`flow/run.sh`:
```
#!/bin/bash
# the make line also repeats each setting of config.mk as NAME=value (left out here)
make -C /OpenROAD-flow-scripts/flow DESIGN_CONFIG=/design/flow/config.mk WORK_HOME=/design/flow/orfs CLKGATE_MAP_FILE= finish
```
`flow/config.mk`:
```
export PLATFORM = sky130hd
export DESIGN_NAME = FpCustomAddSub
export DESIGN_NICKNAME = FpCustomAddSub
export VERILOG_FILES = /design/flow/design.v
export SDC_FILE = /design/flow/constraint.sdc
export NUM_CORES = 4
export LEC_CHECK = 0
export ABC_AREA = 0
export CAP_MARGIN = 20
export CELL_PAD_IN_SITES_DETAIL_PLACEMENT = 0
export CELL_PAD_IN_SITES_GLOBAL_PLACEMENT = 0
export CORE_MARGIN = 2
export CORE_UTILIZATION = 67
export CTS_CLUSTER_DIAMETER = 92
export CTS_CLUSTER_SIZE = 84
export MAX_ROUTING_LAYER = met5
export PLACE_DENSITY = 0.62
export SLEW_MARGIN = 0
export TNS_END_PERCENT = 85
```
`flow/constraint.sdc`:
```
create_clock -name core_clock -period 3.1 [get_ports {Clk_i}]
set_input_delay 0.6200 -clock core_clock [delete_from_list [all_inputs] [get_ports {Clk_i}]]
set_output_delay 0.6200 -clock core_clock [all_outputs]
set_load 0.01 [all_outputs]
```
`flow/design.v`:
```
module FpCustomAddSub 
# (
	parameter	ManWidth	=	16,
	parameter	ExpWidth	=	6
)
(Rst_i,Clk_i,A_i,B_i,AddSub_i,Nd_i,Result_o,ResultValid_o);	
	function integer Log2;
	input integer value;
		begin
			Log2 = 0;
			while (value > 1) begin
				value   = value >> 1;
				Log2    = Log2 + 1;
			end
		end
	endfunction
	localparam	InOutWidth	=	1+ExpWidth+ManWidth;
	localparam	ExtManWidth	=	ManWidth+1;
	localparam	Stages	=	Log2(InOutWidth);
	input	Rst_i;
	input	Clk_i;
	input	[InOutWidth-1:0]	A_i;
	input	[InOutWidth-1:0]	B_i;
	input	AddSub_i;
	input	Nd_i;
	output	[InOutWidth-1:0]	Result_o;
	output	ResultValid_o;
	wire	signB	=	B_i[InOutWidth-1]^AddSub_i;
	wire	[InOutWidth-2:0]	absA	=	A_i[InOutWidth-2:0];
	wire	[InOutWidth-2:0]	absB	=	B_i[InOutWidth-2:0];
	reg		[InOutWidth-1:0]	muxA;
	reg		[InOutWidth-1:0]	muxB;
	reg	impliedA;
	reg	impliedB;
	reg	[InOutWidth-1:0]	muxAReg;
	reg	[InOutWidth-1:0]	muxBReg;
	reg	[ExpWidth-1:0]		expDiff;
	reg	addSubOrepation;
	wire	[ManWidth:0]	manA	=	{impliedA,	muxAReg[ManWidth-1:0]};
	wire	[ManWidth:0]	manB	=	{impliedB,	muxBReg[ManWidth-1:0]};
	reg	[ManWidth:0]	manANorm;
	reg	[ManWidth:0]	manBNorm;
	reg	addSubOrepationReg;
	reg	[ExtManWidth:0]	manSum;
	wire	[Stages-1:0]	distance;
	wire	[ExtManWidth+1:0]	dataArray	[0:Stages];
	wire	[Stages+1:0]	distanceR	=	{2'b00,distanceR1};
	reg		[ExtManWidth-1:0]	manSumReg;
	wire	[ExtManWidth-1:0]	normCMan	=	manSumReg	<<	distanceR1[Stages-1:0];	 
	reg	[ManWidth-1:0]	manC;
	reg	[ExpWidth-1:0]	expAPipe	[0:4];
	reg	[ExpWidth-1:0]	expC;
	reg	[4:0]	signC;
	reg	[8:0]	valid;
	assign  dataArray [0]	=	manSum;		
	assign	Result_o	=	{signC[4],expC,manC};
	assign	ResultValid_o	=	valid[4];
	always	@(*)	begin
		if	(absA<absB)	begin
			muxA	<=	{signB,absB};
			muxB	<=	{A_i[InOutWidth-1],absA};
		end	else	begin
			muxA	<=	{A_i[InOutWidth-1],absA};
			muxB	<=	{signB,absB};
		end 
	end
	always	@(posedge	Clk_i)	begin
		if	(muxA	[InOutWidth-2 -:ExpWidth]	==	8'h00)	begin	 
			impliedA	<=	1'b0;	 
		end	else	begin
			impliedA	<=	1'b1;	 
		end
		if	(muxB	[InOutWidth-2 -:ExpWidth]	==	8'h00)	begin	 
			impliedB	<=	1'b0;
		end	else	begin
			impliedB	<=	1'b1;
		end
		muxAReg	<=	muxA;
		muxBReg	<=	muxB;
		expDiff	<=	muxA[InOutWidth-2 -:ExpWidth]	-	muxB[InOutWidth-2 -:ExpWidth];	 
		addSubOrepation	<=	muxA[InOutWidth-1]	^	muxB[InOutWidth-1];	 
	end
	always	@(posedge	Clk_i)	begin
		manANorm	<=	manA;
		manBNorm	<=	manB	>>	expDiff;	 
		addSubOrepationReg <= addSubOrepation;
	end
	always	@(posedge	Clk_i)	begin
		if	(Rst_i)	begin
			manSum	<=	{ExtManWidth{1'b0}};
		end	else	if	(!addSubOrepationReg)	begin
			manSum	<=	{1'b0,	manANorm}	+	{1'b0,	manBNorm};
		end	else	begin
			manSum	<=	{1'b0,	manANorm}	-	{1'b0,	manBNorm};
		end
	end
	genvar	i;
	generate	
		for (i=0; i<Stages; i=i+1)	begin: searchMSB
			wire [ExtManWidth+1:0] dataIn;	
			wire [ExtManWidth+1:0] shitedDataOut;
			wire [ExtManWidth+1:0] dataOut;
			assign  dataIn = dataArray[i];
			wire    shiftDesired = ~|(dataIn[ExtManWidth+1:ExtManWidth+1-(1 << (Stages-1-i))]);
			assign  distance[(Stages-1-i)] = shiftDesired;		
			assign  shitedDataOut = dataIn << (1 << (Stages-1-i));	
			assign  dataOut = shiftDesired ? shitedDataOut : dataIn;	
			assign  dataArray[i+1] = dataOut;
		end
		reg	[Stages-1:0]	distanceR1;
		always	@(posedge	Clk_i)	begin
			distanceR1	<=	distance;
		end
	endgenerate	
	always	@(posedge	Clk_i)	begin
		manSumReg	<=	manSum	[ExtManWidth-1 -:ExtManWidth];
	end
	always	@(posedge	Clk_i)	begin
		if	(Rst_i)	begin
			manC	<=	{ManWidth{1'b0}};
		end	else	begin
			manC	<=	normCMan	[ExtManWidth-1 -:ManWidth];	 
		end
	end
	always	@(posedge	Clk_i)	begin	
		expAPipe[0]	<=	muxA[InOutWidth-2 -:ExpWidth];	 
		expAPipe[1]	<=	expAPipe[0];
		expAPipe[2]	<=	expAPipe[1];
		expAPipe[3]	<=	expAPipe[2];
		expAPipe[4]	<=	expAPipe[3];
	end
	always	@(posedge	Clk_i)	begin
		if	(&distanceR1)	begin
			expC	<=	{ExpWidth{1'b0}};
		end	else	begin
			if	(expAPipe[3]	>=	distanceR)	begin
				expC	<=	expAPipe[3]-distanceR+1;			 
			end	else	begin
				expC	<=	{{ExpWidth+1{1'b0}},1'b1};
			end
		end	
	end
	always	@(posedge	Clk_i)	begin
		signC	<=	{signC[3:0],	muxA[InOutWidth-1]};
	end
	always	@(posedge	Clk_i)	begin
		valid	<=	{valid[7:0],Nd_i};
	end	
endmodule
```
==> GITHUB_STEP_SUMMARY, run 1 <==
## Implementation flow summary

| Metric | Value |
|---|---|
| Status | `failed layout checks` |
| Failed Checks | `negative setup slack` |
| Setup slack after layout | `-249 ps` |
| Clk pwr share | `0.212` |
| Fp util | `0.680` |
| Remaining antenna violation count | `0` |
| Final setup vio count | `8` |
| Commonest cells post-synth | `dfxtp_1 (171), nor2_1 (84), ha_1 (52), inv_1 (52), a21oi_1 (49)` |
| Crit path max fanout | `2` |
| Worst Setup EP | `manSum[17]` |
| Vias/cell | `between 6 and 7` |
| Setup Crit Path Kind | `flop to flop` |
| Post-route non-filler standard cell count | `~1100` |
| Cells after DPL | `around 1100` |
| Count of tool warnings | `35` |
| Pint | `approximately 6200 uW` |
| Syn. warnings | `2` |
| Core Rows | `39` |
| Post-Route WL | `~22000 microns` |
| Clock Sinks | `roughly 170` |
| Synth async-reset ratio | `0` |
| Max_cap viols | `0` |
| Global Route Usage Sum | `0.340` |
| Post-synth EDFFs | `0` |
| Max Slew Vio Count | `0` |
| Clock group | `2130 uW` |
| DR pass1 iterations | `7` |
| Netlist cell types | `between 60 and 70` |
| Worst r2r src | `manBNorm[1]` |
| Hold Violations, Final | `0` |
| # fillers | `about 470` |
| Synth Net Count | `896` |
| Hold Crit Start | `signC[2]` |
| Max VDD drop | `~0.0008 V` |
| Dpl hpwl | `~14000 microns` |
| Nets | `1050` |
| Routed via count | `~6800` |
| Crit path launch type | `flop` |
| Initial antenna violation count | `0` |
| Hold path endpoint | `signC[3]` |
| Hold crit path type | `flop to flop` |
| PD cells | `988 mW/mm^2` |
| Compound-Gate Fraction of Synth Area | `0.142` |
| Core area | `0.0113 sq mm` |
| Leak | `0.00442 uW` |
| Total power | `around 10000 uW` |
| Combinational Power Share | `0.476` |
| AND/OR/NAND/NOR Cells, Area Fraction | `0.134` |
| # Cells Yosys | `slightly below 800` |
| Area leader, netlist | `dfxtp_1` |
| Worst Skew | `8.85 ps` |
| R2R Path End | `manSum[17]` |
| Prevailing post-synth register cell | `dfxtp_1` |
| WP buf/inv | `1` |
| Post-synth area hogs | `dfxtp_1 (45%), ha_1 (8.5%), mux2i_1 (4.7%)` |
| Grt total ovfl | `0` |
| Synth top cell by count | `dfxtp_1` |
| CTS tree | `yes` |
| Horiz. Die Dim | `111 microns` |
| Fin crit share | `1.08` |
| Clock Latency Late Sink | `440 ps` |
| Clock root buffer | `clkbuf_16` |
| Top pwr grp | `combinational cells` |
| Worst hold path cell count | `0` |
| Yosys adder share | `0.0927` |
| Top logic family | `AND-OR/OR-AND gates` |
| Area growth syn-to-layout | `32.6%` |
| Min cycle time layout | `approximately 3300 ps` |
| Sequential share of power | `0.311` |
| Synthesized flop and latch total | `around 170` |
| Die ar. | `0.0123 sq mm` |
| Switching Share | `0.379` |
| Max Freq | `about 300 MHz` |
| CP Launch Point | `manBNorm[1]` |
| Combinational power | `around 4800 uW` |
| FF-to-FF setup slack | `-250 ps` |
| Chip Height | `between 100 and 150 microns` |
| CP max stage delay | `roughly 440 ps` |
| Crit path arrival time | `between 3000 and 4000 ps` |
| Final setup TNS | `-855 ps` |
| Initial DRC Count | `471` |
| I/O Pins | `between 70 and 80` |
| Top cell area share | `0.446` |
| Worst-case reg-to-reg path depth | `15` |
| Largest net degree at the start of global routing | `between 40 and 50` |
| Switch Pwr | `between 3000 and 4000 uW` |
| Xor/xnor share | `0.0400` |
| Clk pin slew, worst setup/hold paths | `around 70 ps` |
| Vias in the first global route | `6922` |
| CTS buffer count | `17` |
| Mapped Area | `about 0.0077 sq mm` |
| Sequential power | `between 3000 and 4000 uW` |
| I/O Buffers | `73` |
| Clk buf depth | `2` |
| Most used cell, CP | `a21oi_2` |
| Global-route wire length before repair | `roughly 33000 microns` |
| H-tree Lvls | `4` |
| Seq/Total Area, Yosys | `0.446` |
| Logic cell area | `~0.0043 sq mm` |
| ANT cells | `0` |
| Placement Cell Area | `approximately 0.0092 sq mm` |
| Mux cell area share | `0.103` |
| Register Area | `0.00343 sq mm` |
| Relative slew margins | `0.371` |
| GP Congestion | `0.878` |
| Slowest library cell on the worst path | `or4_4` |
| Final cell area excluding filler cells | `a little over 0.01 sq mm` |
| DR WL/cell | `around 20 microns` |
| Mapped Avg Cell Area | `around 9.7 sq um` |
| Hold buffer count at CTS | `0` |
| Least-Margin Pin Slew | `943 ps` |
| Stages on the worst setup path | `15` |
| Crit-path cells | `inv_2 -> ha_4 -> nand2b_4 -> or4_4 -> nor2b_4 -> xnor2_2 -> ha_1 -> a21o_1 -> o32ai_2 -> a211oi_2 -> o21bai_1 -> a21oi_2 -> o211a_1 -> or3_4 -> a21oi_2` |
| Drt drc | `0` |
| Required time worst endpoint | `3470 ps` |
| Setup slack at placement | `-551 ps` |
| YS chip area | `0.00767 sq mm` |
| Post-Syn Instances | `between 700 and 800` |
| Top delay family on crit path | `AND-OR/OR-AND gates` |
| Setup crit end kind | `flop` |
| RSZ-0062 raised after global routing | `yes` |
repair_timing:
item                       in CTS  in global routing
resized                        49                 45
pin swaps                      27                 25
setup buffers                   8                  5
setup endpoints to repair       9                 11
routing by layer:
| metal | vias to the layer above | track usage | share of wire |
|---|---|---|---|
| met5 | - | 0 | 0 |
| met2 | 375 | 0.642 | 0.53 |
| met4 | 0 | 0.223 | 0.069 |
| met1 | 3175 | 0.326 | 0.35 |
| met3 | 137 | 0.0787 | 0.057 |
| li1 | 3110 | - | - |
cell type report:
| cell class | count | share of cell area |
|---|---|---|
| well taps | 143 | 0.0176 |
| clock inverters | 13 | 0.0153 |
| clock buffers | 19 | 0.0436 |
| inverters | 52 | 0.0197 |
| flip-flops and latches | 171 | 0.337 |
| multi-input cells | 535 | 0.424 |
| repair buffers | 168 | 0.143 |
stage by stage:
stage / utilization / hold slack (ps)
after floorplan: - / 310
after global placement: 0.814 / 310
after detailed placement: 0.814 / 312
after CTS: 0.884 / 327
after global routing: 0.902 / 329
final: 0.902 / 323
==> run 2, diff against run 1 <==
- ABC_AREA: 0 -> 1
- CELL_PAD_IN_SITES_DETAIL_PLACEMENT: 0 -> not set
- CORE_ASPECT_RATIO: not set -> 0.99
- CORE_MARGIN: 2 -> 4
- CORE_UTILIZATION: 67 -> 42
- CTS_CLUSTER_DIAMETER: 92 -> not set
- CTS_CLUSTER_SIZE: 84 -> 40
- GPL_TIMING_DRIVEN: not set -> 1
- MAX_ROUTING_LAYER: met5 -> not set
- PLACE_DENSITY: 0.62 -> not set
- PLACE_DENSITY_LB_ADDON: not set -> 0.19
- SETUP_SLACK_MARGIN: not set -> -0.1
- SLEW_MARGIN: 0 -> 20
- TNS_END_PERCENT: 85 -> 95
- clock period: 3.1 -> 2.19 ns (I/O delays scaled with it)
==> GITHUB_STEP_SUMMARY, run 2 <==
## Implementation flow summary

| Metric | Value |
|---|---|
| Synth top cell by count | `nand2_1` |
| Nets | `1335 (+27%)` |
| R2R Path End | `manSum[17]` |
| Mux cell area share | `0.00391 (-0.0989)` |
| CTS buffer count | `17 (unchanged)` |
| Post-synth EDFFs | `0 (unchanged)` |
| DR pass1 iterations | `5 (-2)` |
| Grt total ovfl | `0 (unchanged)` |
| Core Rows | `48 (+23%)` |
| ANT cells | `0 (unchanged)` |
| AND/OR/NAND/NOR Cells, Area Fraction | `0.219 (+0.0855)` |
| Clock Latency Late Sink | `430 ps (about the same)` |
| Chip Height | `142 microns (+28%)` |
| Fin crit share | `1.20 (+0.115)` |
| Crit path arrival time | `2940 ps (-780 ps)` |
| Least-Margin Pin Slew | `456 ps (-486 ps)` |
| Top cell area share | `0.446 (about the same)` |
| Combinational Power Share | `0.522 (+0.046)` |
| Failed Checks | `negative setup slack` |
| Clock Sinks | `171 (unchanged)` |
| Placement Cell Area | `0.00968 sq mm (+5.4%)` |
| Worst hold path cell count | `0 (unchanged)` |
| Routed via count | `6891 (+1.4%)` |
| Synth Net Count | `1119 (+25%)` |
| Clock group | `2860 uW (+34%)` |
| Stages on the worst setup path | `17 (+2)` |
| Netlist cell types | `42 (-35%)` |
| Combinational power | `7820 uW (+63%)` |
| Final cell area excluding filler cells | `0.0112 sq mm (+10%)` |
| Top logic family | `simple AND/OR/NAND/NOR gates` |
| YS chip area | `0.00767 sq mm (about the same)` |
| Mapped Avg Cell Area | `7.57 sq um (-22%)` |
| Compound-Gate Fraction of Synth Area | `0.140 (-0.00203)` |
| CP Launch Point | `manBNorm[1]` |
| Setup slack after layout | `-428 ps (-179 ps)` |
| Post-Route WL | `17800 microns (-19%)` |
| Count of tool warnings | `33 (-5.7%)` |
| Worst Setup EP | `manSum[17]` |
| Hold Crit Start | `expAPipe[2][4]` |
| Synth async-reset ratio | `0 (unchanged)` |
| Worst r2r src | `manBNorm[1]` |
| Status | `failed layout checks` |
| Mapped Area | `0.00767 sq mm (about the same)` |
| Worst Skew | `7.15 ps (-1.70 ps)` |
| Die ar. | `0.0205 sq mm (+66%)` |
| WP buf/inv | `5 (+4)` |
| Post-route non-filler standard cell count | `1468 (+33%)` |
| Initial DRC Count | `272 (-42%)` |
| RSZ-0062 raised after global routing | `yes` |
| Crit path launch type | `flop` |
| Sequential share of power | `0.287 (-0.024)` |
| Clock root buffer | `clkbuf_16` |
| DR WL/cell | `12.1 microns (-39%)` |
| I/O Buffers | `73 (unchanged)` |
| Vias in the first global route | `6473 (-6.5%)` |
| Seq/Total Area, Yosys | `0.446 (about the same)` |
| CP max stage delay | `330 ps (-110 ps)` |
| Pint | `9150 uW (+47%)` |
| Clk pwr share | `0.191 (-0.021)` |
| Most used cell, CP | `inv_2` |
| Switching Share | `0.390 (+0.0110)` |
| Crit-path cells | `inv_4 -> ha_4 -> nand3_4 -> nor3_4 -> nand2_2 -> inv_2 -> nand3_2 -> inv_2 -> a41oi_2 -> xor2_1 -> ha_1 -> inv_2 -> nor3_4 -> nand4_1 -> o221ai_2 -> buf_4 -> a21oi_1` |
| Hold path endpoint | `expAPipe[3][4]` |
| Max Freq | `382 MHz (+28%)` |
| Prevailing post-synth register cell | `dfxtp_1` |
| Leak | `0.00547 uW (+24%)` |
| Logic cell area | `0.00441 sq mm (+2.3%)` |
| Yosys adder share | `0.0926 (about the same)` |
| Area growth syn-to-layout | `46.1%` |
| Final setup vio count | `12 (+4)` |
| Vias/cell | `4.69 (-24%)` |
| Post-synth area hogs | `dfxtp_1 (45%), nand2_1 (13%), ha_1 (8.5%)` |
| Setup Crit Path Kind | `flop to flop` |
| Drt drc | `0 (unchanged)` |
| Remaining antenna violation count | `0 (unchanged)` |
| H-tree Lvls | `4 (unchanged)` |
| Clk pin slew, worst setup/hold paths | `70 ps (about the same)` |
| Syn. warnings | `2 (unchanged)` |
| GP Congestion | `0.870 (-1.0%)` |
| Hold crit path type | `flop to flop` |
| Synthesized flop and latch total | `171 (unchanged)` |
| Max Slew Vio Count | `0 (unchanged)` |
| Post-Syn Instances | `1014 (+28%)` |
| Area leader, netlist | `dfxtp_1` |
| Xor/xnor share | `0.0228 (-0.0171)` |
| Sequential power | `4300 uW (+37%)` |
| Commonest cells post-synth | `nand2_1 (273), dfxtp_1 (171), inv_1 (117), o21ai_0 (111), nor2_1 (71)` |
| Core area | `0.0177 sq mm (+57%)` |
| Register Area | `0.00343 sq mm (about the same)` |
| FF-to-FF setup slack | `-430 ps (-180 ps)` |
| Top pwr grp | `combinational cells` |
| Hold buffer count at CTS | `0 (unchanged)` |
| Core Util, Final | `0.633 (-0.269)` |
| Min cycle time layout | `2620 ps (-731 ps)` |
| Crit path max fanout | `3 (+1)` |
| Total power | `15000 uW (+49%)` |
| # Cells Yosys | `1014 (+28%)` |
| Max_cap viols | `0 (unchanged)` |
| Max VDD drop | `0.000729 V (-9.1%)` |
| # fillers | `1481 (+220%)` |
| Setup crit end kind | `flop` |
| CTS tree | `yes` |
| Relative slew margins | `0.693 (+0.322)` |
| Switch Pwr | `5840 uW (+53%)` |
| Initial antenna violation count | `0 (unchanged)` |
| PD cells | `1340 mW/mm^2 (+35%)` |
| Worst-case reg-to-reg path depth | `17 (+2)` |
| Largest net degree at the start of global routing | `34 (-29%)` |
| Dpl hpwl | `13000 microns (-4.4%)` |
| Hold Violations, Final | `0 (unchanged)` |
| Cells after DPL | `1411 (+33%)` |
| Slowest library cell on the worst path | `dfxtp_2` |
| Required time worst endpoint | `2510 ps (-960 ps)` |
| Top delay family on crit path | `simple AND/OR/NAND/NOR gates` |
| Clk buf depth | `2 (unchanged)` |
| Global-route wire length before repair | `28400 microns (-14%)` |
| Horiz. Die Dim | `144 microns (+30%)` |
| Fp util | `0.433 (-0.247)` |
| I/O Pins | `74 (unchanged)` |
| Global Route Usage Sum | `0.171 (-0.169)` |
run 2: layer usage:
metal | routed length [microns] | part of all wire | global-route usage | up-vias
met2 | 9060 | 0.51 | 0.310 | 143
met4 | 295 | 0.017 | 0.0570 | 0
met5 | 0 | 0 | 0 | -
li1 | - | - | - | 3709
met3 | 613 | 0.034 | 0.0403 | 26
met1 | 7830 | 0.44 | 0.197 | 3013
run 2: layout make-up:
| cell class | count | share of cell area |
|---|---|---|
| Clock inverter | 15 | 0.0133 |
| Multi-Input combinational cell | 693 | 0.394 |
| Sequential cell | 171 | 0.306 |
| Inverter | 121 | 0.0410 |
| Clock buffer | 17 | 0.0380 |
| Timing Repair Buffer | 226 | 0.183 |
| Tap cell | 225 | 0.0251 |
run 2: what timing repair did:
| item | 4_1_cts | 5_1_grt |
|---|---|---|
| endpoints found under the setup margin | 33 | 34 |
| setup buffers | 15 | 11 |
| gates cloned | 0 | 1 |
| gates resized | 62 | 156 |
| pin swaps | 27 | 61 |
run 2: per-stage QoR:
stage	TNS, ps	setup WS, ps	hold WS [ps]
6_report	-2700	-428	323
5_1_grt	-5770	-682	331
4_1_cts	-3700	-521	324
3_5_place_dp	-24770	-635	312
3_3_place_gp	-23000	-590	310
2_1_floorplan	-844	-217	310
==> run 3, diff against run 2 <==
- CAP_MARGIN: 20 -> 0
- CELL_PAD_IN_SITES_DETAIL_PLACEMENT: not set -> 0
- CORE_ASPECT_RATIO: 0.99 -> not set
- CORE_MARGIN: 4 -> 2
- CORE_UTILIZATION: 42 -> 68
- CTS_CLUSTER_DIAMETER: not set -> 92
- CTS_CLUSTER_SIZE: 40 -> 22
- GPL_TIMING_DRIVEN: 1 -> not set
- MAX_ROUTING_LAYER: not set -> met5
- PLACE_DENSITY_LB_ADDON: 0.19 -> not set
- SETUP_SLACK_MARGIN: -0.1 -> -0.15
- SLEW_MARGIN: 20 -> 5
- TNS_END_PERCENT: 95 -> 85
- clock period: 2.19 -> 2.53 ns (I/O delays scaled with it)
==> GITHUB_STEP_SUMMARY, run 3 <==
## Implementation flow summary

| Metric | Value |
|---|---|
| Status | `failed layout checks` |
| Failed Checks | `negative setup slack` |
| PD cells | `1360 mW/mm^2 (+1.5%)` |
| Post-synth EDFFs | `0 (unchanged)` |
| Min cycle time layout | `3210 ps (+595 ps)` |
| DR WL/cell | `21.8 microns (+80%)` |
| CP max stage delay | `490 ps (+160 ps)` |
| Required time worst endpoint | `2840 ps (+330 ps)` |
| Fp util | `0.702 (+0.269)` |
| Commonest cells post-synth | `nand2_1 (273), dfxtp_1 (171), inv_1 (117), o21ai_0 (111), nor2_1 (71)` |
| Crit path launch type | `flop` |
| Relative slew margins | `0.451 (-0.242)` |
| Register Area | `0.00343 sq mm (about the same)` |
| Top cell area share | `0.446 (unchanged)` |
| Final setup TNS | `-6810 ps (-4110 ps)` |
| Routed via count | `8731 (+27%)` |
| Synth Net Count | `1119 (unchanged)` |
| Area leader, netlist | `dfxtp_1` |
| Synthesized flop and latch total | `171 (unchanged)` |
| R2R Path End | `manSum[17]` |
| Grt total ovfl | `0 (unchanged)` |
| Yosys adder share | `0.0926 (unchanged)` |
| Setup crit end kind | `flop` |
| Synth top cell by count | `nand2_1` |
| Most used cell, CP | `a21oi_1` |
| # Cells Yosys | `1014 (unchanged)` |
| Vias/cell | `6.50 (+38%)` |
| Combinational Power Share | `0.529 (+0.007)` |
| GR peak layer | `met2` |
| CP Launch Point | `manBNorm[0]` |
| Post-Route WL | `29300 microns (+65%)` |
| Compound-Gate Fraction of Synth Area | `0.140 (unchanged)` |
| CTS tree | `yes` |
| H-tree Lvls | `4 (unchanged)` |
| AND/OR/NAND/NOR Cells, Area Fraction | `0.219 (unchanged)` |
| Remaining antenna violation count | `0 (unchanged)` |
| Switch Pwr | `6300 uW (+7.8%)` |
| I/O Buffers | `73 (unchanged)` |
| Count of tool warnings | `35 (+6.1%)` |
| Stages on the worst setup path | `16 (-1)` |
| Max Slew Vio Count | `0 (unchanged)` |
| Final setup vio count | `21 (+9)` |
| Vias in the first global route | `7714 (+19%)` |
| Post-synth area hogs | `dfxtp_1 (45%), nand2_1 (13%), ha_1 (8.5%)` |
| Sequential power | `3890 uW (-9.5%)` |
| Worst Setup EP | `manSum[17]` |
| Worst Skew | `10.2 ps (+3.03 ps)` |
| Synth async-reset ratio | `0 (unchanged)` |
| Area growth syn-to-layout | `34.4%` |
| Setup slack at placement | `-484 ps (+151 ps)` |
| Crit path max fanout | `3 (unchanged)` |
| Logic cell area | `0.00404 sq mm (-8.4%)` |
| Core Rows | `38 (-21%)` |
| Global Route Usage Sum | `0.380 (+0.209)` |
| Dpl hpwl | `13500 microns (+3.3%)` |
| Core area | `0.0109 sq mm (-38%)` |
| Max VDD drop | `0.00129 V (+77%)` |
| Clock Latency Late Sink | `440 ps (about the same)` |
| Clock group | `2690 uW (-6%)` |
| Post-Syn Instances | `1014 (unchanged)` |
| Xor/xnor share | `0.0228 (unchanged)` |
| Worst hold path cell count | `0 (unchanged)` |
| Sequential share of power | `0.278 (-0.009)` |
| Die ar. | `0.0122 sq mm (-41%)` |
| Met3 usage | `0.105 (+0.0649)` |
| FF-to-FF setup slack | `-680 ps (-260 ps)` |
| Chip Height | `110 microns (-23%)` |
| Drt drc | `0 (unchanged)` |
| YS chip area | `0.00767 sq mm (unchanged)` |
| Least-Margin Pin Slew | `821 ps (+365 ps)` |
| Seq/Total Area, Yosys | `0.446 (unchanged)` |
| Pint | `7690 uW (-16%)` |
| Clock Sinks | `171 (unchanged)` |
| Setup slack after layout | `-683 ps (-255 ps)` |
| Crit-path cells | `inv_4 -> ha_4 -> nand3_4 -> nor3_4 -> nand2_2 -> inv_2 -> nand3_4 -> nand2_1 -> xor2_1 -> ha_1 -> a21oi_1 -> o21ai_2 -> a21oi_1 -> o221ai_2 -> o21ai_1 -> a21oi_1` |
| Hold Crit Start | `muxAReg[10]` |
| GP Congestion | `0.914 (+5.1%)` |
| Switching Share | `0.450 (+0.0604)` |
| Global-route wire length before repair | `35300 microns (+24%)` |
| I/O Pins | `74 (unchanged)` |
| Nets | `1294 (-3.1%)` |
| Max_cap viols | `0 (unchanged)` |
| Clk buf depth | `2 (unchanged)` |
| Hold path endpoint | `manANorm[10]` |
| Core Util, Final | `0.943 (+0.310)` |
| Fin crit share | `1.27 (+0.0745)` |
| Hold buffer count at CTS | `0 (unchanged)` |
| Setup Crit Path Kind | `flop to flop` |
| Worst Hold Slack | `324 ps (+1.42 ps)` |
| RSZ-0062 raised after global routing | `yes` |
| Initial antenna violation count | `3 (+3)` |
| # fillers | `350 (-76%)` |
| Top delay family on crit path | `AND-OR/OR-AND gates` |
| Clk pwr share | `0.193 (+0.002)` |
| Clock root buffer | `clkbuf_16` |
| Horiz. Die Dim | `110 microns (-23%)` |
| Grt met2 use | `0.670 (+0.360)` |
| Clk pin slew, worst setup/hold paths | `70 ps (about the same)` |
| Hold Violations, Final | `0 (unchanged)` |
| Worst-case reg-to-reg path depth | `16 (-1)` |
| Mux cell area share | `0.00391 (unchanged)` |
| Grt met1 use | `0.378 (+0.181)` |
| CTS buffer count | `17 (unchanged)` |
| WP buf/inv | `2 (-3)` |
| Hold crit path type | `flop to flop` |
| Top pwr grp | `combinational cells` |
| Max Freq | `311 MHz (-19%)` |
| Netlist cell types | `42 (unchanged)` |
| DR pass1 iterations | `22 (+17)` |
| Leak | `0.00488 uW (-11%)` |
| Mapped Avg Cell Area | `7.57 sq um (unchanged)` |
| Largest net degree at the start of global routing | `34 (unchanged)` |
| Mapped Area | `0.00767 sq mm (unchanged)` |
| Slowest library cell on the worst path | `a21oi_1` |
| Crit path arrival time | `3520 ps (+580 ps)` |
| Combinational power | `7400 uW (-5.4%)` |
| Worst r2r src | `manBNorm[0]` |
| Prevailing post-synth register cell | `dfxtp_1` |
| Initial DRC Count | `1825 (+570%)` |
| Syn. warnings | `2 (unchanged)` |
| Top logic family | `simple AND/OR/NAND/NOR gates` |
-- run 3: per-layer routing --
layer / wire length, microns / vias to the layer above
li1: - / 3637
met1: 9450 / 3821
met2: 13100 / 903
met3: 3720 / 366
met4: 3050 / 4
met5: 39 / -
-- run 3: through the flow --
stage,total power [uW],cell area [sq um],instances
floorplan,6880,7670,1014
global placement,8530,9220,1298
detailed placement,8740,9220,1298
CTS,12000,10000,1335
global route,14500,10300,1343
finish,14000,10300,1343
-- run 3: final cells by class --
type	instances	area share
sequential	171	0.333
clock inverter	14	0.0157
multi-input combinational	693	0.392
tap	140	0.0170
clock buffer	18	0.0426
inverter	121	0.0450
antenna	1	0.000243
timing repair buffer	185	0.155
-- run 3: what timing repair did --
| item | CTS | global route |
|---|---|---|
| resized | 41 | 72 |
| buffers inserted | 6 | 9 |
| endpoints found under the setup margin | 10 | 17 |
| pin swaps | 18 | 31 |
==> run 4, diff against run 3 <==
- CAP_MARGIN: 0 -> 20
- CELL_PAD_IN_SITES_DETAIL_PLACEMENT: 0 -> not set
- CORE_UTILIZATION: 68 -> 61
- CTS_CLUSTER_DIAMETER: 92 -> not set
- CTS_CLUSTER_SIZE: 22 -> 74
- GPL_ROUTABILITY_DRIVEN: not set -> 0
- MAX_ROUTING_LAYER: met5 -> not set
- MIN_ROUTING_LAYER: not set -> met1
- PLACE_DENSITY_LB_ADDON: not set -> 0.01
- SETUP_SLACK_MARGIN: -0.15 -> 0.75
- SLEW_MARGIN: 5 -> 20
- TNS_END_PERCENT: 85 -> not set
- clock period: 2.53 -> 3.8 ns (I/O delays scaled with it)
==> GITHUB_STEP_SUMMARY, run 4 <==
## Implementation flow summary

| Metric | Value |
|---|---|
| Yosys adder share | `0.0926 (unchanged)` |
| Sequential share of power | `0.352 (+0.074)` |
| Global-route wire length before repair | `26000 microns (-26%)` |
| Clk pin slew, worst setup/hold paths | `70 ps (about the same)` |
| Post-synth EDFFs | `0 (unchanged)` |
| Final setup vio count | `0 (-100%)` |
| Xor/xnor share | `0.0228 (unchanged)` |
| Commonest cells post-synth | `nand2_1 (273), dfxtp_1 (171), inv_1 (117), o21ai_0 (111), nor2_1 (71)` |
| Mux cell area share | `0.00391 (unchanged)` |
| CTS buffer count | `17 (unchanged)` |
| Seq/Total Area, Yosys | `0.446 (unchanged)` |
| Min cycle time layout | `2850 ps` |
| Vias in the first global route | `5918 (-23%)` |
| I/O Buffers | `73 (unchanged)` |
| Post-Syn Instances | `1014 (unchanged)` |
| R2R Path End | `manSum[17]` |
| RSZ-0062 raised after global routing | `yes` |
| Max VDD drop | `0.000353 V (-73%)` |
| Total power | `7140 uW (-49%)` |
| Syn. warnings | `2 (unchanged)` |
| Post-Route WL | `15400 microns (-48%)` |
| Clk buf depth | `2 (unchanged)` |
| Crit path launch type | `primary input` |
| Worst r2r src | `manBNorm[2]` |
| Netlist cell types | `42 (unchanged)` |
| Initial DRC Count | `483 (-74%)` |
| Nets | `1190 (-8.0%)` |
| Final cell area excluding filler cells | `0.00926 sq mm (-10%)` |
| Setup Crit Path Kind | `primary input to flop` |
| Top delay family on crit path | `simple AND/OR/NAND/NOR gates` |
| Hold Violations, Final | `0 (unchanged)` |
| Clock Sinks | `171 (unchanged)` |
| Crit-path cells | `clkdlybuf4s50_1 -> inv_1 -> ha_4 -> nand2_1 -> nor2_4 -> nand2_1 -> nor2_1 -> nand2_2 -> nand3_4 -> nand2_1 -> o21ai_1 -> nand2_1 -> ha_1 -> inv_1 -> nand2_1 -> nand3_1 -> nand2_1 -> nand2_1 -> nand2_1` |
| ANT cells | `0 (-1)` |
| Global Route Usage Sum | `0.245 (-0.135)` |
| FF-to-FF setup slack | `970 ps (+1650 ps)` |
| Clock group | `1710 uW (-36%)` |
| Synth Net Count | `1119 (unchanged)` |
| I/O Pins | `74 (unchanged)` |
| PD cells | `771 mW/mm^2 (-43%)` |
| Combinational power | `2920 uW (-61%)` |
| Worst-case reg-to-reg path depth | `16 (unchanged)` |
| Mapped Avg Cell Area | `7.57 sq um (unchanged)` |
| Fin crit share | `0.750 (-0.520)` |
| CTS tree | `yes` |
| Top logic family | `simple AND/OR/NAND/NOR gates` |
| Post-route non-filler standard cell count | `1266 (-5.7%)` |
| Crit path arrival time | `3180 ps (-340 ps)` |
| Chip Height | `116 microns (+5.4%)` |
| Vias/cell | `5.12 (-21%)` |
| YS chip area | `0.00767 sq mm (unchanged)` |
| Compound-Gate Fraction of Synth Area | `0.140 (unchanged)` |
| AND/OR/NAND/NOR Cells, Area Fraction | `0.219 (unchanged)` |
| Remaining antenna violation count | `0 (unchanged)` |
| Post-synth area hogs | `dfxtp_1 (45%), nand2_1 (13%), ha_1 (8.5%)` |
| Hold crit path type | `flop to flop` |
| DR pass1 iterations | `5 (-77%)` |
| Die ar. | `0.0135 sq mm (+11%)` |
| Synth async-reset ratio | `0 (unchanged)` |
| Leak | `0.00436 uW (-11%)` |
| Most used cell, CP | `nand2_1` |
| Final setup TNS | `0 ps (+6810 ps)` |
| Synth top cell by count | `nand2_1` |
| Status | `finished clean` |
| Max Slew Vio Count | `0 (unchanged)` |
| Hold path endpoint | `signC[4]` |
| Max Freq | `between 300 and 400 MHz` |
| Largest net degree at the start of global routing | `36 (+5.9%)` |
| Horiz. Die Dim | `116 microns (+5.4%)` |
| Clock Latency Late Sink | `430 ps (about the same)` |
| Hold Crit Start | `signC[3]` |
| Required time worst endpoint | `4130 ps (+1290 ps)` |
| Clk pwr share | `0.239 (+0.046)` |
| Count of tool warnings | `31 (-11%)` |
| Combinational Power Share | `0.409 (-0.120)` |
| Top pwr grp | `combinational cells` |
| Switch Pwr | `2720 uW (-57%)` |
| Clock root buffer | `clkbuf_16` |
| H-tree Lvls | `4 (unchanged)` |
| Area growth syn-to-layout | `20.7%` |
| Routed via count | `6479 (-26%)` |
| Top cell area share | `0.446 (unchanged)` |
| Drt drc | `0 (unchanged)` |
| DR WL/cell | `12.1 microns (-44%)` |
| Pint | `4420 uW (-43%)` |
| Synthesized flop and latch total | `171 (unchanged)` |
| WP buf/inv | `3 (+1)` |
| Placement Cell Area | `0.00853 sq mm (-7.5%)` |
| Setup crit end kind | `flop` |
| Slowest library cell on the worst path | `clkdlybuf4s50_1` |
| Grt total ovfl | `0 (unchanged)` |
| Core Util, Final | `0.762 (-0.181)` |
| Core area | `0.0122 sq mm (+11%)` |
| Prevailing post-synth register cell | `dfxtp_1` |
| Mapped Area | `0.00767 sq mm (unchanged)` |
| Initial antenna violation count | `0 (-3)` |
| Worst hold path cell count | `0 (unchanged)` |
| CP Launch Point | `B_i[19]` |
| Fp util | `0.631 (-0.0707)` |
| Crit path max fanout | `7 (+4)` |
| Stages on the worst setup path | `19 (+3)` |
| # Cells Yosys | `1014 (unchanged)` |
| Max_cap viols | `0 (unchanged)` |
| Relative slew margins | `0.590 (+0.139)` |
| Least-Margin Pin Slew | `614 ps (-208 ps)` |
| Dpl hpwl | `11700 microns (-13%)` |
| Switching Share | `0.382 (-0.0685)` |
| Cells after DPL | `1231 (-5.2%)` |
| Worst Setup EP | `expDiff[4]` |
| CP max stage delay | `480 ps (about the same)` |
| Worst Skew | `7.72 ps (-2.46 ps)` |
| Area leader, netlist | `dfxtp_1` |
| Sequential power | `2510 uW (-35%)` |
| Core Rows | `40 (+5.3%)` |
## run 4: layout make-up
| class | instances | area (sq um) |
|---|---|---|
| Timing Repair Buffer | 81 | 801 |
| Clock buffer | 18 | 439 |
| Clock inverter | 14 | 158 |
| Inverter | 121 | 454 |
| Sequential cell | 171 | 3420 |
| Fill cell | 973 | 2900 |
| Tap cell | 168 | 210 |
| Multi-Input combinational cell | 693 | 3770 |
## run 4: layer usage
| layer | global-route usage | up-vias | part of all wire | wire (microns) |
|---|---|---|---|---|
| met5 | 0 | - | 0 | 0 |
| met4 | 0.0984 | 0 | 0.026 | 394 |
| met3 | 0.0488 | 38 | 0.055 | 848 |
| met2 | 0.432 | 214 | 0.49 | 7520 |
| met1 | 0.295 | 2805 | 0.43 | 6610 |
| li1 | - | 3422 | - | - |
## run 4: timing repair
item | in CTS | in global routing
gates resized | 0 | 21
endpoints found under the hold margin | 0 | 0
setup endpoints to repair | 0 | 25
hold buffers | 0 | 0
buffers inserted | 0 | 3
## run 4: stage by stage
step           hold WS, ps  setup slack (ps)
3_5_place_dp           312               334
2_1_floorplan          310              1070
4_1_cts                327               782
6_report               326               950
5_1_grt                329               688
3_3_place_gp           310               376
==> run 5, diff against run 4 <==
- CAP_MARGIN: 20 -> 0
- CELL_PAD_IN_SITES_DETAIL_PLACEMENT: not set -> 0
- CORE_UTILIZATION: 61 -> 68
- CTS_CLUSTER_DIAMETER: not set -> 92
- CTS_CLUSTER_SIZE: 74 -> 14
- GPL_ROUTABILITY_DRIVEN: 0 -> not set
- MAX_ROUTING_LAYER: not set -> met5
- MIN_ROUTING_LAYER: met1 -> not set
- PLACE_DENSITY_LB_ADDON: 0.01 -> not set
- SETUP_SLACK_MARGIN: 0.75 -> not set
- SLEW_MARGIN: 20 -> 40
- TNS_END_PERCENT: not set -> 85
- clock period: 3.8 -> 2.52 ns (I/O delays scaled with it)
==> GITHUB_STEP_SUMMARY, run 5 <==
### Flow metrics

| Metric | Value |
|---|---|
| Fail Step | `global routing` |
| I/O Buffers | `73 (unchanged)` |
| Clock root buffer | `clkbuf_16` |
| Post-Syn Instances | `1014 (unchanged)` |
| Area leader, netlist | `dfxtp_1` |
| Status | `did not finish` |
| Grt total ovfl | `4` |
| Top logic family | `simple AND/OR/NAND/NOR gates` |
| Synth top cell by count | `nand2_1` |
| Chip Height | `110 microns (-5.1%)` |
| Seq/Total Area, Yosys | `0.446 (unchanged)` |
| Clk buf depth | `2 (unchanged)` |
| Die ar. | `0.0122 sq mm (-9.9%)` |
| H-tree Lvls | `4 (unchanged)` |
| CTS buffer count | `17 (unchanged)` |
| Post-synth EDFFs | `0 (unchanged)` |
| Top cell area share | `0.446 (unchanged)` |
| Syn. warnings | `2 (unchanged)` |
| Mapped Avg Cell Area | `7.57 sq um (unchanged)` |
| Mux cell area share | `0.00391 (unchanged)` |
| Synth async-reset ratio | `0 (unchanged)` |
| Log Error | `[ERROR GRT-0232] Routing congestion too high. Check the congestion heatmap in the GUI.` |
| Compound-Gate Fraction of Synth Area | `0.140 (unchanged)` |
| Horiz. Die Dim | `110 microns (-5.1%)` |
| Core Rows | `38 (-5.0%)` |
| Setup slack at placement | `-417 ps (-751 ps)` |
| Hold buffer count at CTS | `0 (unchanged)` |
| Netlist cell types | `42 (unchanged)` |
| Mapped Area | `0.00767 sq mm (unchanged)` |
| Global Route Usage Sum | `0.741` |
| Prevailing post-synth register cell | `dfxtp_1` |
| Fp util | `0.702 (+0.0707)` |
| Cells after DPL | `1306 (+6.1%)` |
| AND/OR/NAND/NOR Cells, Area Fraction | `0.219 (unchanged)` |
| YS chip area | `0.00767 sq mm (unchanged)` |
| # Cells Yosys | `1014 (unchanged)` |
| Xor/xnor share | `0.0228 (unchanged)` |
| GP Congestion | `just over 0.9` |
| Post-synth area hogs | `dfxtp_1 (45%), nand2_1 (13%), ha_1 (8.5%)` |
| Synth Net Count | `1119 (unchanged)` |
| Yosys adder share | `0.0926 (unchanged)` |
| Dpl hpwl | `13800 microns (+18%)` |
| Core area | `0.0109 sq mm (-10%)` |
| Synthesized flop and latch total | `171 (unchanged)` |
| Clock Sinks | `171 (unchanged)` |
| I/O Pins | `74 (unchanged)` |
| Commonest cells post-synth | `nand2_1 (273), dfxtp_1 (171), inv_1 (117), o21ai_0 (111), nor2_1 (71)` |
## run 5: layer usage
metal | GRT overflow | GRT usage
met5 | 0 | 0.272
met4 | 1 | 0.711
met3 | 0 | 0.630
met2 | 3 | 0.892
met1 | 0 | 0.736
## run 5: timing repair
action                                  4_1_cts
pin swaps                                    24
resized                                      47
endpoints found under the setup margin       13
setup buffers                                 6
## run 5: metrics by stage
step / total power (uW) / setup TNS (ps) / util / hold slack [ps] / area (sq um)
global placement: 8690 / -6730 / 0.849 / 310 / 9280
detailed placement: 8940 / -9910 / 0.849 / 312 / 9280
floorplan: 6920 / 0 / - / 310 / 7680
CTS: 12000 / -1190 / 0.915 / 326 / 10000
==> run 6, diff against run 5 <==
- CAP_MARGIN: 0 -> 20
- CORE_UTILIZATION: 68 -> 72
- CTS_CLUSTER_SIZE: 14 -> 84
- PLACE_DENSITY: not set -> 0.62
- SETUP_SLACK_MARGIN: not set -> 0.82
- SLEW_MARGIN: 40 -> 5
- clock period: 2.52 -> 2.86 ns (I/O delays scaled with it)
==> GITHUB_STEP_SUMMARY, run 6 <==
### Flow metrics

| Metric | Value |
|---|---|
| Mapped Avg Cell Area | `7.57 sq um (unchanged)` |
| Dpl hpwl | `13600 microns (-1.3%)` |
| # Cells Yosys | `1014 (unchanged)` |
| Die ar. | `0.0115 sq mm (-5.4%)` |
| Fp util | `0.743 (+0.0416)` |
| Netlist cell types | `42 (unchanged)` |
| Syn. warnings | `2 (unchanged)` |
| GP Congestion | `0.942 (+2.9%)` |
| Chip Height | `107 microns (-2.7%)` |
| Top cell area share | `0.446 (unchanged)` |
| Core Rows | `37 (-2.6%)` |
| AND/OR/NAND/NOR Cells, Area Fraction | `0.219 (unchanged)` |
| Xor/xnor share | `0.0228 (unchanged)` |
| Post-Syn Instances | `1014 (unchanged)` |
| Synth async-reset ratio | `0 (unchanged)` |
| Top logic family | `simple AND/OR/NAND/NOR gates` |
| I/O Pins | `74 (unchanged)` |
| Mapped Area | `0.00767 sq mm (unchanged)` |
| Prevailing post-synth register cell | `dfxtp_1` |
| Yosys adder share | `0.0926 (unchanged)` |
| Commonest cells post-synth | `nand2_1 (273), dfxtp_1 (171), inv_1 (117), o21ai_0 (111), nor2_1 (71)` |
| Synth top cell by count | `nand2_1` |
| Synthesized flop and latch total | `171 (unchanged)` |
| Area leader, netlist | `dfxtp_1` |
| Mux cell area share | `0.00391 (unchanged)` |
| I/O Buffers | `73 (unchanged)` |
| Fail Step | `clock tree synthesis` |
| Core area | `0.0103 sq mm (-5.6%)` |
| Post-synth area hogs | `dfxtp_1 (45%), nand2_1 (13%), ha_1 (8.5%)` |
| Log Error | `[ERROR DPL-0038] Utilization greater than 100%, impossible to legalize` |
| Seq/Total Area, Yosys | `0.446 (unchanged)` |
| YS chip area | `0.00767 sq mm (unchanged)` |
| Post-synth EDFFs | `0 (unchanged)` |
| Status | `did not finish` |
| Compound-Gate Fraction of Synth Area | `0.140 (unchanged)` |
| Synth Net Count | `1119 (unchanged)` |
| Placement Cell Area | `0.00902 sq mm (-2.9%)` |
| Horiz. Die Dim | `107 microns (-2.7%)` |
run 6: per-stage QoR:
stage / worst slack, ps / power [uW] / setup TNS (ps) / instances
detailed placement: -201 / 7510 / -573 / 1226
global placement: -28.8 / 7290 / -28.8 / 1226
floorplan: 480 / 6300 / 0 / 1014
==> run 7, diff against run 6 <==
- CELL_PAD_IN_SITES_DETAIL_PLACEMENT: 0 -> not set
- CELL_PAD_IN_SITES_GLOBAL_PLACEMENT: 0 -> not set
- CTS_CLUSTER_DIAMETER: 92 -> 178
- CTS_CLUSTER_SIZE: 84 -> 15
- MAX_ROUTING_LAYER: met5 -> not set
- PLACE_DENSITY: 0.62 -> not set
- SETUP_SLACK_MARGIN: 0.82 -> not set
- SLEW_MARGIN: 5 -> 20
- TNS_END_PERCENT: 85 -> not set
- clock period: 2.86 -> 2.39 ns (I/O delays scaled with it)
==> GITHUB_STEP_SUMMARY, run 7 <==
### Flow metrics

| Metric | Value |
|---|---|
| Xor/xnor share | `0.0228 (unchanged)` |
| Cells after DPL | `1302 (+6.2%)` |
| Synth top cell by count | `nand2_1` |
| Core area | `0.0103 sq mm (unchanged)` |
| Prevailing post-synth register cell | `dfxtp_1` |
| Synthesized flop and latch total | `171 (unchanged)` |
| Mapped Avg Cell Area | `7.57 sq um (unchanged)` |
| Fail Step | `clock tree synthesis` |
| Compound-Gate Fraction of Synth Area | `0.140 (unchanged)` |
| Seq/Total Area, Yosys | `0.446 (unchanged)` |
| Log Error | `[ERROR DPL-0038] Utilization greater than 100%, impossible to legalize` |
| Top cell area share | `0.446 (unchanged)` |
| Mapped Area | `0.00767 sq mm (unchanged)` |
| Post-Syn Instances | `1014 (unchanged)` |
| I/O Pins | `74 (unchanged)` |
| YS chip area | `0.00767 sq mm (unchanged)` |
| Top logic family | `simple AND/OR/NAND/NOR gates` |
| # Cells Yosys | `1014 (unchanged)` |
| Core Rows | `37 (unchanged)` |
| Yosys adder share | `0.0926 (unchanged)` |
| Chip Height | `107 microns (unchanged)` |
| Post-synth EDFFs | `0 (unchanged)` |
| I/O Buffers | `73 (unchanged)` |
| AND/OR/NAND/NOR Cells, Area Fraction | `0.219 (unchanged)` |
| Die ar. | `0.0115 sq mm (unchanged)` |
| GP Congestion | `0.939 (-0.39%)` |
| Post-synth area hogs | `dfxtp_1 (45%), nand2_1 (13%), ha_1 (8.5%)` |
| Commonest cells post-synth | `nand2_1 (273), dfxtp_1 (171), inv_1 (117), o21ai_0 (111), nor2_1 (71)` |
| Synth async-reset ratio | `0 (unchanged)` |
| Status | `did not finish` |
| Horiz. Die Dim | `107 microns (unchanged)` |
| Syn. warnings | `2 (unchanged)` |
| Dpl hpwl | `16200 microns (+19%)` |
| Mux cell area share | `0.00391 (unchanged)` |
| Netlist cell types | `42 (unchanged)` |
| Fp util | `0.743 (unchanged)` |
| Synth Net Count | `1119 (unchanged)` |
| Area leader, netlist | `dfxtp_1` |
==> run 7: through the flow <==
| stage | util | setup TNS, ps | setup WS (ps) | cell area [sq um] | hold slack (ps) |
|---|---|---|---|---|---|
| 2_1_floorplan | - | -33.1 | -16.7 | 7770 | 310 |
| 3_3_place_gp | 0.907 | -9620 | -398 | 9370 | 310 |
| 3_5_place_dp | 0.907 | -18560 | -652 | 9370 | 312 |
==> run 8, diff against run 7 <==
- CORE_UTILIZATION: 72 -> 68
- CTS_CLUSTER_SIZE: 15 -> not set
- clock period: 2.39 -> 2.99 ns (I/O delays scaled with it)
==> GITHUB_STEP_SUMMARY, run 8 <==
## Implementation flow summary

| Metric | Value |
|---|---|
| Status | `finished clean` |
| Post-synth area hogs | `dfxtp_1 (45%), nand2_1 (13%), ha_1 (8.5%)` |
| Horiz. Die Dim | `110 microns (+2.8%)` |
| Synth top cell by count | `nand2_1` |
| Area growth syn-to-layout | `20.9%` |
| Synth async-reset ratio | `0 (unchanged)` |
| Hold path endpoint | `manSumReg[2]` |
| I/O Pins | `74 (unchanged)` |
| CP max stage delay | `around 340 ps` |
| Seq/Total Area, Yosys | `0.446 (unchanged)` |
| AND/OR/NAND/NOR Cells, Area Fraction | `0.219 (unchanged)` |
| Synth Net Count | `1119 (unchanged)` |
| Mapped Area | `0.00767 sq mm (unchanged)` |
| Initial antenna violation count | `0` |
| Post-synth EDFFs | `0 (unchanged)` |
| Stages on the worst setup path | `16` |
| Crit path launch type | `flop` |
| Worst-case reg-to-reg path depth | `16` |
| Required time worst endpoint | `3300 ps` |
| CTS tree | `yes` |
| Clk pwr share | `0.235` |
| Sequential share of power | `0.344` |
| Switch Pwr | `3640 uW` |
| Prevailing post-synth register cell | `dfxtp_1` |
| Post-Syn Instances | `1014 (unchanged)` |
| Chip Height | `110 microns (+2.8%)` |
| Clock Latency Late Sink | `between 400 and 500 ps` |
| Max VDD drop | `between 0.0008 and 0.0009 V` |
| Mux cell area share | `0.00391 (unchanged)` |
| Vias/cell | `~5.4` |
| Crit-path cells | `inv_1 -> ha_1 -> nand3_1 -> nor3_2 -> or2_2 -> xor2_1 -> inv_1 -> ha_1 -> a21oi_2 -> o21ai_0 -> a21oi_1 -> nand2_2 -> a21oi_2 -> o21ai_1 -> o21ai_1 -> a21oi_1` |
| FF-to-FF setup slack | `between 200 and 250 ps` |
| Post-route non-filler standard cell count | `roughly 1300` |
| Clock group | `~2200 uW` |
| Hold crit path type | `flop to flop` |
| Clk buf depth | `2` |
| Top logic family | `simple AND/OR/NAND/NOR gates` |
| Worst Hold Slack | `approximately 320 ps` |
| Worst Skew | `about 12 ps` |
| Max Freq | `360 MHz` |
| YS chip area | `0.00767 sq mm (unchanged)` |
| Combinational power | `3910 uW` |
| PD cells | `roughly 1000 mW/mm^2` |
| GP Congestion | `0.941 (+0.22%)` |
| Max_cap viols | `0` |
| Remaining antenna violation count | `0` |
| H-tree Lvls | `4` |
| R2R Path End | `manSum[15]` |
| Final setup vio count | `0` |
| Global Route Usage Sum | `0.303` |
| # Cells Yosys | `1014 (unchanged)` |
| WP buf/inv | `2` |
| Top delay family on crit path | `AND-OR/OR-AND gates` |
| Top cell area share | `0.446 (unchanged)` |
| Yosys adder share | `0.0926 (unchanged)` |
| Xor/xnor share | `0.0228 (unchanged)` |
| Core area | `0.0109 sq mm (+5.9%)` |
| Clock root buffer | `clkbuf_16` |
| Syn. warnings | `2 (unchanged)` |
| RSZ-0062 raised after global routing | `yes` |
| Least-Margin Pin Slew | `~570 ps` |
| Combinational Power Share | `0.421` |
| Core Rows | `38 (+2.7%)` |
| CP Launch Point | `manBNorm[0]` |
| Nets | `about 1200` |
| Initial DRC Count | `slightly above 600` |
| Cells after DPL | `1222 (-6.1%)` |
| Slowest library cell on the worst path | `dfxtp_1` |
| Count of tool warnings | `33` |
| Switching Share | `0.392` |
| Worst hold path cell count | `0` |
| Max Slew Vio Count | `0` |
| Commonest cells post-synth | `nand2_1 (273), dfxtp_1 (171), inv_1 (117), o21ai_0 (111), nor2_1 (71)` |
| Setup Crit Path Kind | `flop to flop` |
| Synthesized flop and latch total | `171 (unchanged)` |
| ANT cells | `0` |
| I/O Buffers | `73 (unchanged)` |
| Worst r2r src | `manBNorm[0]` |
| Leak | `about 0.0044 uW` |
| Global-route wire length before repair | `roughly 28000 microns` |
| Grt total ovfl | `0` |
| Largest net degree at the start of global routing | `34` |
| Fin crit share | `0.930` |
| Netlist cell types | `42 (unchanged)` |
| Pint | `roughly 5600 uW` |
| Dpl hpwl | `12300 microns (-24%)` |
| Clock Sinks | `171` |
| CTS buffer count | `17` |
| Routed via count | `about 6800` |
| Relative slew margins | `0.621` |
| Crit path arrival time | `~3000 ps` |
| DR pass1 iterations | `5` |
| Vias in the first global route | `6346` |
| Top pwr grp | `combinational cells` |
| Mapped Avg Cell Area | `7.57 sq um (unchanged)` |
| Min cycle time layout | `between 2000 and 3000 ps` |
| Post-Route WL | `around 17000 microns` |
| Compound-Gate Fraction of Synth Area | `0.140 (unchanged)` |
| Fp util | `0.702 (-0.0416)` |
| Hold Violations, Final | `0` |
| Area leader, netlist | `dfxtp_1` |
| DR WL/cell | `13.4 microns` |
| Setup crit end kind | `flop` |
| Sequential power | `between 3000 and 4000 uW` |
| Crit path max fanout | `5` |
| Clk pin slew, worst setup/hold paths | `roughly 70 ps` |
| Die ar. | `0.0122 sq mm (+5.7%)` |
| Hold Crit Start | `manSum[2]` |
| Worst Setup EP | `manSum[15]` |
| Drt drc | `0` |
[run 8: stage by stage]
step                      utilization  setup slack (ps)  cell area (sq um)  power (uW)  setup TNS [ps]
final                           0.848               208               9280        9290               0
after global routing            0.848             -37.6               9280       10000           -52.9
after CTS                       0.844              63.9               9230        9150               0
after detailed placement        0.790             -38.8               8640        6900           -60.5
after global placement          0.790              54.6               8640        6790               0
after floorplan                     -               426               7670        5820               0
[run 8: cell type report]
type / instances / area [sq um]
Multi-Input combinational cell: 693 / 3710
Sequential cell: 171 / 3420
Fill cell: 694 / 1660
Timing Repair Buffer: 99 / 926
Inverter: 121 / 454
Clock buffer: 18 / 429
Tap cell: 140 / 175
Clock inverter: 14 / 161
[run 8: repair_timing]
item | CTS | global route
resized | 0 | 13
endpoints found under the setup margin | 0 | 7
hold buffers | 0 | 0
buffers inserted | 0 | 2
[run 8: metal layers]
layer | track usage | wire, microns | vias to the layer above
li1 | - | - | 3472
met1 | 0.352 | 7100 | 3032
met2 | 0.528 | 8430 | 251
met3 | 0.0758 | 870 | 52
met4 | 0.133 | 455 | 0
met5 | 0 | 0 | -
==> run 9, diff against run 8 <==
- ABC_AREA: 1 -> not set
- CORE_UTILIZATION: 68 -> 40
- CTS_CLUSTER_DIAMETER: 178 -> not set
- clock period: 2.99 -> 5.23 ns (I/O delays scaled with it)
==> GITHUB_STEP_SUMMARY, run 9 <==
## Implementation flow summary

| Metric | Value |
|---|---|
| Switch Pwr | `1760 uW (-52%)` |
| Worst r2r src | `manBNorm[0]` |
| DR pass1 iterations | `4 (-1)` |
| Required time worst endpoint | `5560 ps (+2260 ps)` |
| Worst-case reg-to-reg path depth | `15 (-1)` |
| Initial DRC Count | `209 (-65%)` |
| Placement Cell Area | `0.00861 sq mm (-0.25%)` |
| Worst Skew | `8.83 ps (-2.85 ps)` |
| Combinational power | `2030 uW (-48%)` |
| Post-Syn Instances | `791 (-22%)` |
| Setup Crit Path Kind | `primary input to flop` |
| Syn. warnings | `2 (unchanged)` |
| Min cycle time layout | `roughly 3900 ps` |
| Crit path arrival time | `4230 ps (+1140 ps)` |
| Initial antenna violation count | `0 (unchanged)` |
| Combinational Power Share | `0.394 (-0.027)` |
| Crit path max fanout | `9 (+4)` |
| Dpl hpwl | `11400 microns (-7.6%)` |
| Horiz. Die Dim | `142 microns (+29%)` |
| Remaining antenna violation count | `0 (unchanged)` |
| Hold buffer count at CTS | `0 (unchanged)` |
| Commonest cells post-synth | `dfxtp_1 (171), nor2_1 (84), ha_1 (52), inv_1 (52), a21oi_1 (49)` |
| Max Freq | `around 260 MHz` |
| Count of tool warnings | `30 (-9.1%)` |
| Fin crit share | `0.746 (-0.184)` |
| Mux cell area share | `0.103 (+0.0989)` |
| Worst Setup EP | `expDiff[4]` |
| Netlist cell types | `65 (+55%)` |
| Seq/Total Area, Yosys | `0.446 (about the same)` |
| WP buf/inv | `2 (unchanged)` |
| Post-Route WL | `14300 microns (-15%)` |
| Xor/xnor share | `0.0400 (+0.0171)` |
| Prevailing post-synth register cell | `dfxtp_1` |
| Global Route Usage Sum | `0.151 (-0.152)` |
| Vias in the first global route | `5281 (-17%)` |
| Clock Sinks | `171 (unchanged)` |
| Routed via count | `5444 (-20%)` |
| Fp util | `0.409 (-0.293)` |
| Setup crit end kind | `flop` |
| Clk buf depth | `2 (unchanged)` |
| Hold path endpoint | `valid[2]` |
| RSZ-0062 raised after global routing | `no` |
| Most used cell, CP | `ha_1` |
| Crit path launch type | `primary input` |
| I/O Buffers | `73 (unchanged)` |
| # fillers | `1797 (+160%)` |
| Clk pwr share | `0.244 (+0.009)` |
| Postcts setup bufs | `0 (unchanged)` |
| Global-route wire length before repair | `24400 microns (-14%)` |
| Core Rows | `50 (+32%)` |
| Post-synth EDFFs | `0 (unchanged)` |
| Switching Share | `0.342 (-0.0502)` |
| Drt drc | `0 (unchanged)` |
| DR WL/cell | `12.9 microns (-3.6%)` |
| CP Launch Point | `B_i[20]` |
| Max VDD drop | `0.000292 V (-66%)` |
| Max_cap viols | `0 (unchanged)` |
| FF-to-FF setup slack | `1460 ps (+1250 ps)` |
| Synthesized flop and latch total | `171 (unchanged)` |
| Synth async-reset ratio | `0 (unchanged)` |
| Synth top cell by count | `dfxtp_1` |
| Pint | `3390 uW (-40%)` |
| Top pwr grp | `combinational cells` |
| Mapped Avg Cell Area | `9.70 sq um (+28%)` |
| Grt total ovfl | `0 (unchanged)` |
| Clk pin slew, worst setup/hold paths | `60 ps (about the same)` |
| # Cells Yosys | `791 (-22%)` |
| Final setup TNS | `0 ps (unchanged)` |
| R2R Path End | `manSum[17]` |
| Relative slew margins | `0.269 (-0.352)` |
| Vias/cell | `4.93 (-9.0%)` |
| I/O Pins | `74 (unchanged)` |
| CTS buffer count | `17 (unchanged)` |
| H-tree Lvls | `4 (unchanged)` |
| Hold Violations, Final | `0 (unchanged)` |
| AND/OR/NAND/NOR Cells, Area Fraction | `0.134 (-0.0855)` |
| Die ar. | `0.0203 sq mm (+67%)` |
| PD cells | `559 mW/mm^2 (-44%)` |
| Hold crit path type | `flop to flop` |
| GP Congestion | `0.845 (-10%)` |
| Clock group | `1250 uW (-43%)` |
| ANT cells | `0 (unchanged)` |
| Worst hold path cell count | `0 (unchanged)` |
| Yosys adder share | `0.0927 (about the same)` |
| Chip Height | `142 microns (+29%)` |
| Max Slew Vio Count | `0 (unchanged)` |
| Hold Crit Start | `valid[1]` |
| Top logic family | `AND-OR/OR-AND gates` |
| Post-synth area hogs | `dfxtp_1 (45%), ha_1 (8.5%), mux2i_1 (4.7%)` |
| Slowest library cell on the worst path | `clkdlybuf4s50_1` |
| Clock root buffer | `clkbuf_16` |
| Clock Latency Late Sink | `430 ps (about the same)` |
| Cts repair resizes | `0 (unchanged)` |
| Final setup vio count | `0 (unchanged)` |
| Leak | `0.00386 uW (-13%)` |
| Area growth syn-to-layout | `20.1%` |
| Worst Hold Slack | `325 ps (+1.72 ps)` |
| Area leader, netlist | `dfxtp_1` |
| Top cell area share | `0.446 (about the same)` |
| Sequential share of power | `0.362 (+0.018)` |
| Final cell area excluding filler cells | `0.00922 sq mm (-0.67%)` |
| CP max stage delay | `490 ps (+150 ps)` |
| CTS tree | `yes` |
| Sequential power | `1860 uW (-42%)` |
| Mapped Area | `0.00767 sq mm (about the same)` |
| Largest net degree at the start of global routing | `41 (+21%)` |
| Core area | `0.0188 sq mm (+72%)` |
| YS chip area | `0.00767 sq mm (about the same)` |
| Least-Margin Pin Slew | `1070 ps (+503 ps)` |
| Top delay family on crit path | `AND-OR/OR-AND gates` |
| Crit-path cells | `clkdlybuf4s50_1 -> inv_1 -> ha_1 -> and4_1 -> nand4_1 -> a2111oi_4 -> nor2_4 -> nor3_1 -> nor2_1 -> ha_1 -> o21ai_1 -> mux2i_1 -> a2111oi_2` |
| Compound-Gate Fraction of Synth Area | `0.142 (+0.00203)` |
| Stages on the worst setup path | `13 (-3)` |
| Nets | `962 (-20%)` |
| Synth Net Count | `896 (-20%)` |
| Status | `finished clean` |
==> run 9: stage by stage <==
step                      std cells  utilization  total power, uW  setup slack, ps
final                          1104        0.491             5150             1330
after detailed placement       1072        0.459             3930              852
after CTS                      1104        0.491             5210             1320
after floorplan                 791            -             3420             1280
after global placement         1072        0.459             3930              899
after global routing           1104        0.491             5560             1070
==> run 9: cell type report <==
class | count | area [sq um] | area share
Inverter | 52 | 195 | 0.0212
Clock inverter | 13 | 168 | 0.0182
Tap cell | 234 | 293 | 0.0318
Clock buffer | 19 | 433 | 0.0470
Multi-Input combinational cell | 535 | 3920 | 0.425
Sequential cell | 171 | 3420 | 0.371
Timing Repair Buffer | 80 | 783 | 0.0850
==> run 9: metal layers <==
| layer | GRT usage | share of wire | routed length (microns) | up-vias |
|---|---|---|---|---|
| met4 | 0.0594 | 0.019 | 267 | 0 |
| met5 | 0 | 0 | 0 | - |
| met2 | 0.260 | 0.48 | 6880 | 92 |
| met3 | 0.0353 | 0.034 | 492 | 19 |
| met1 | 0.182 | 0.46 | 6640 | 2411 |
| li1 | - | - | - | 2922 |
Power is estimated from default activity; no workload was simulated.
